==> flow/design.v <==
`timescale 1ns / 1ps
module mult_gen_0(
    CLK,
    A,
    B,
    P
);
input              CLK;
input      [7:0]   A;
input      [7:0]   B;
output     [7:0]   P;
reg [7:0]  a_reg;
reg [7:0]  b_reg;
reg [7:0]  p_reg0;
reg [7:0]  p_reg1;
assign P = p_reg1;
always @(posedge CLK) begin
    a_reg  <= A;
    b_reg  <= B;
    p_reg0 <= a_reg * b_reg;
    p_reg1 <= p_reg0;
end
endmodule
`timescale 1ns / 1ps
module pe(
clk, 
rst,
in_data, 
in_weight, 
in_psum,
in_data_update, 
in_weight_update, 
in_psum_update,
out_psum, 
out_psum_vld
    );
parameter WIDTH             = 8;
parameter PIPELINE_STAGE    = 3;
input                               clk;
input                               rst;
input   [WIDTH - 1 : 0]             in_data;
input   [WIDTH - 1 : 0]             in_weight;
input   [WIDTH - 1 : 0]         in_psum;
input                               in_data_update;
input                               in_weight_update;
input                               in_psum_update;
output  [WIDTH - 1 : 0]         out_psum;
output                              out_psum_vld;
reg     [WIDTH - 1 : 0]             in_data_reg;
reg     [WIDTH - 1 : 0]             in_weight_reg;
reg     [WIDTH - 1 : 0]             in_psum_reg;
wire                                in_update;
wire    [WIDTH - 1 : 0]         out_mult;
reg     [WIDTH - 1 : 0]         in_psum_pipeline        [0 : PIPELINE_STAGE - 1];
reg                                 out_psum_vld_pipeline   [0 : PIPELINE_STAGE];
integer i;
mult_gen_0 mult_unit (
  .CLK(clk),   
  .A(in_data_reg),       
  .B(in_weight_reg),       
  .P(out_mult)       
);
assign in_update = (in_data_update | in_weight_update | in_psum_update);
assign out_psum = in_psum_pipeline[PIPELINE_STAGE-1] + out_mult;
assign out_psum_vld = out_psum_vld_pipeline[PIPELINE_STAGE];
always @(posedge clk) begin
    if(rst) begin
        in_data_reg <= 0;
        in_weight_reg <= 0;
        in_psum_reg <= 0;
    end
    else begin
        if(in_data_update) begin
            in_data_reg <= in_data;
        end
        if(in_weight_update) begin
            in_weight_reg <= in_weight;
        end
        if(in_psum_update) begin
            in_psum_reg <= in_psum;
        end
    end
end
always @(posedge clk) begin
    if(rst) begin
        for(i = 0; i <= PIPELINE_STAGE; i = i + 1) begin: zero_init_out_psum_vld
            out_psum_vld_pipeline[i] <= 0;
        end 
    end
    else begin
        out_psum_vld_pipeline[0] <= in_update;
        for(i = 0; i < PIPELINE_STAGE; i = i + 1) begin: pipeline_stage_out_psum_vld
            out_psum_vld_pipeline[i+1] <= out_psum_vld_pipeline[i];
        end 
    end
end
always @(posedge clk) begin
    if(rst) begin
        for(i = 0; i <= PIPELINE_STAGE - 1; i = i + 1) begin: zero_init_in_psum
            in_psum_pipeline[i] <= 0;
        end 
    end
    else begin
        in_psum_pipeline[0] <= in_psum_reg;
        for(i = 0; i < PIPELINE_STAGE - 1; i = i + 1) begin: pipeline_stage_in_psum
            in_psum_pipeline[i+1] <= in_psum_pipeline[i];
        end 
    end
end
endmodule
`timescale 1ns / 1ps
module pmul(
clk,rst,
in_update,
in_data2,
in_data1,
in_data0,
in_weight2,
in_weight1,
in_weight0,
psum,
psum_vld
    );
    parameter WIDTH = 8;
    input clk;
    input rst;
    input [WIDTH-1:0] in_data2;
    input [WIDTH-1:0] in_data1;
    input [WIDTH-1:0] in_data0;
    input [WIDTH-1:0] in_weight2;
    input [WIDTH-1:0] in_weight1;
    input [WIDTH-1:0] in_weight0;
    input wire        in_update;
    output [WIDTH-1:0]psum;
    output            psum_vld;
    wire [2:0] out_psum_vld;
    wire [WIDTH-1:0] out_psum [0:2];
    assign psum = out_psum[2] + out_psum[1] + out_psum[0];
    assign psum_vld = (out_psum_vld == 3'b111);
    pe pe2( .clk(clk), .rst(rst), 
            .in_data(in_data2), .in_weight(in_weight2), .in_psum(0), 
            .in_data_update(in_update), .in_weight_update(in_update), .in_psum_update(in_update), 
            .out_psum(out_psum[2]), .out_psum_vld(out_psum_vld[2]));
    pe pe1( .clk(clk), .rst(rst), 
            .in_data(in_data1), .in_weight(in_weight1), .in_psum(0), 
            .in_data_update(in_update), .in_weight_update(in_update), .in_psum_update(in_update), 
            .out_psum(out_psum[1]), .out_psum_vld(out_psum_vld[1]));
    pe pe0( .clk(clk), .rst(rst), 
            .in_data(in_data0), .in_weight(in_weight0), .in_psum(0), 
            .in_data_update(in_update), .in_weight_update(in_update), .in_psum_update(in_update), 
            .out_psum(out_psum[0]), .out_psum_vld(out_psum_vld[0]));
endmodule
`timescale 1ns / 1ps
module pcore(
    clk,rst,
    in_update,  
    activate2,
    activate1,
    activate0,
    weight2,
    weight1,
    weight0,
    out_psum,
    out_psum_vld
    );
    parameter WIDTH = 8;
    input wire                      clk,rst,in_update;
    input  wire [3*WIDTH-1:0]       activate2;
    input  wire [3*WIDTH-1:0]       activate1;
    input  wire [3*WIDTH-1:0]       activate0;
    input  wire [3*WIDTH-1:0]       weight2;
    input  wire [3*WIDTH-1:0]       weight1;
    input  wire [3*WIDTH-1:0]       weight0;
    output wire [WIDTH-1:0]         out_psum;
    output wire                     out_psum_vld;
    wire        [WIDTH-1:0]         psum[0:2];
    wire        [2:0]               psum_vld;
    assign out_psum = psum[2] + psum[1] + psum[0];
    assign out_psum_vld = psum_vld[2] & psum_vld[1] & psum_vld[0];
    pmul #(.WIDTH(WIDTH))p2(.clk(clk), .rst(rst), 
         .in_update(in_update), 
         .in_data2(activate2[3*WIDTH-1:2*WIDTH]), .in_data1(activate2[2*WIDTH-1:1*WIDTH]), .in_data0(activate2[1*WIDTH-1:0]), 
         .in_weight2(weight2[3*WIDTH-1:2*WIDTH]), .in_weight1(weight2[2*WIDTH-1:1*WIDTH]), .in_weight0(weight2[1*WIDTH-1:0]), 
         .psum(psum[2]), .psum_vld(psum_vld[2]));
    pmul #(.WIDTH(WIDTH))p1(.clk(clk), .rst(rst), 
         .in_update(in_update), 
         .in_data2(activate1[3*WIDTH-1:2*WIDTH]), .in_data1(activate1[2*WIDTH-1:1*WIDTH]), .in_data0(activate1[1*WIDTH-1:0]), 
         .in_weight2(weight1[3*WIDTH-1:2*WIDTH]), .in_weight1(weight1[2*WIDTH-1:1*WIDTH]), .in_weight0(weight1[1*WIDTH-1:0]), 
         .psum(psum[1]), .psum_vld(psum_vld[1]));
    pmul #(.WIDTH(WIDTH))p0(.clk(clk), .rst(rst), 
         .in_update(in_update), 
         .in_data2(activate0[3*WIDTH-1:2*WIDTH]), .in_data1(activate0[2*WIDTH-1:1*WIDTH]), .in_data0(activate0[1*WIDTH-1:0]), 
         .in_weight2(weight0[3*WIDTH-1:2*WIDTH]), .in_weight1(weight0[2*WIDTH-1:1*WIDTH]), .in_weight0(weight0[1*WIDTH-1:0]), 
         .psum(psum[0]), .psum_vld(psum_vld[0]));
endmodule
`timescale 1ns / 1ps
module computing_core(
clk,rst,
load_done,
activate0,
activate1,
activate2,
weight0,
weight1,
weight2,
weight3,
out_psum0,
out_psum1,
out_psum2,
out_psum3,
out_psum_vld
    );
    parameter WIDTH = 8;
    input  wire                 clk,rst,load_done;
    input  wire  [9*WIDTH-1:0]   weight0,weight1,weight2,weight3;
    input  wire [3*WIDTH-1:0]   activate0;
    input  wire [3*WIDTH-1:0]   activate1;
    input  wire [3*WIDTH-1:0]   activate2;
    output wire [WIDTH-1:0]     out_psum0;
    output wire [WIDTH-1:0]     out_psum1;
    output wire [WIDTH-1:0]     out_psum2;
    output wire [WIDTH-1:0]     out_psum3;
    output wire                 out_psum_vld;
    wire [3:0]      psum_vld;
    assign out_psum_vld = psum_vld[0] & psum_vld[1] & psum_vld[2] & psum_vld[3];
    pcore #(.WIDTH(WIDTH))p0(.clk(clk), .rst(rst), .in_update(load_done),
            .activate2(activate0),
            .activate1(activate1),
            .activate0(activate2),
            .weight2({weight0[64+:8], weight0[56+:8], weight0[48+:8]}),
            .weight1({weight0[40+:8], weight0[32+:8], weight0[24+:8]}),
            .weight0({weight0[16+:8], weight0[8+:8],  weight0[0+:8]}),
            .out_psum(out_psum0), .out_psum_vld(psum_vld[0]));
    pcore #(.WIDTH(WIDTH))p1(.clk(clk), .rst(rst), .in_update(load_done),
            .activate2(activate0),
            .activate1(activate1),
            .activate0(activate2),
            .weight2({weight1[64+:8], weight1[56+:8], weight1[48+:8]}),
            .weight1({weight1[40+:8], weight1[32+:8], weight1[24+:8]}),
            .weight0({weight1[16+:8], weight1[8+:8] , weight1[0+:8]}),
            .out_psum(out_psum1), .out_psum_vld(psum_vld[1]));
    pcore #(.WIDTH(WIDTH))p2(.clk(clk), .rst(rst), .in_update(load_done),
            .activate2(activate0),
            .activate1(activate1),
            .activate0(activate2),
            .weight2({weight2[64+:8], weight2[56+:8], weight2[48+:8]}),
            .weight1({weight2[40+:8], weight2[32+:8], weight2[24+:8]}),
            .weight0({weight2[16+:8], weight2[8+:8] , weight2[0+:8]}),
            .out_psum(out_psum2), .out_psum_vld(psum_vld[2]));
    pcore #(.WIDTH(WIDTH))p3(.clk(clk), .rst(rst), .in_update(load_done),
            .activate2(activate0),
            .activate1(activate1),
            .activate0(activate2),
            .weight2({weight3[64+:8], weight3[56+:8], weight3[48+:8]}),
            .weight1({weight3[40+:8], weight3[32+:8], weight3[24+:8]}),
            .weight0({weight3[16+:8], weight3[8+:8] , weight3[0+:8]}),
            .out_psum(out_psum3), .out_psum_vld(psum_vld[3]));
endmodule
clock: 4.73 ns
lec_check: 0
cap_margin: 20
core_margin: 2
core_utilization: 52
cts_cluster_size: 92
slew_margin: 20
run.sh (not shown) runs the stock make flow with config.mk's settings and CLKGATE_MAP_FILE=.
The first run finished but failed the layout checks on setup timing.
Change:
- CORE_UTILIZATION: 52 -> 72
- CTS_CLUSTER_SIZE: 92 -> 25
- SETUP_SLACK_MARGIN: default -> 0.67
- clock period: 4.73 -> 5.33 ns (I/O delays scaled with it)
Outcome: The changed run finished but fails on setup timing; sequential power drops by about 10%; global-route usage is higher by 10 points; wire length is higher by about 2.4%; area after synthesis does not change; non-clock buffer count goes down by 63; via count went up by about 6%; first-iteration DRC count goes up by 61%; cell area drops by about 1.3%.
Change:
- CORE_UTILIZATION: 72 -> 40
- CTS_CLUSTER_SIZE: 25 -> default
- SETUP_SLACK_MARGIN: 0.67 -> 1.4
- clock period: 5.33 -> 6.24 ns (I/O delays scaled with it)
With this change the flow finished but failed the layout checks on antenna rules.
Setup slack gets better by 0.90 ns.
Non-clock buffer count went down by 27.
Routed wire length went up by 1.7%.
Final area went up by about 1.6%.
Power went down by about 14%.
Sequential power went down by about 10%.
Via count went down by about 6%.
Die size went up by 79%.
Worst hold slack gets better by 0.0095 ns.
Final cell count went up by 12%.
Sequential share of layout area went down by 0.52 points.
Change:
- CORE_UTILIZATION: 40 -> 67
- CTS_CLUSTER_SIZE: default -> 34
- SETUP_SLACK_MARGIN: 1.4 -> default
- clock period: 6.24 -> 5.62 ns (I/O delays scaled with it)
Result: The new run produced a layout that fails on setup timing. Synthesized cell count is unchanged. Utilization increases by 30 points. Combinational power rose by 8.1%. Global-route usage rose by 11 points.
Change:
- CAP_MARGIN: 20 -> 5
- CORE_UTILIZATION: 67 -> 72
- CTS_CLUSTER_SIZE: 34 -> default
- SETUP_SLACK_MARGIN: default -> -0.47
- clock period: 5.62 -> 4.66 ns (I/O delays scaled with it)
What happened: The new run finished with setup timing left; wire length rose by 4.5%; die area fell by 6.9%; flip-flop count stays the same; hold slack loses 0.011 ns; power rose by 21%; combinational power rose by 32%; clock-buffer cell count fell by 5; non-clock buffer count rose by 63; worst setup slack loses 0.83 ns; final area barely changes; cell count fell by 0.71%.
No activity file was given, so power comes from the tool's default toggle rates.
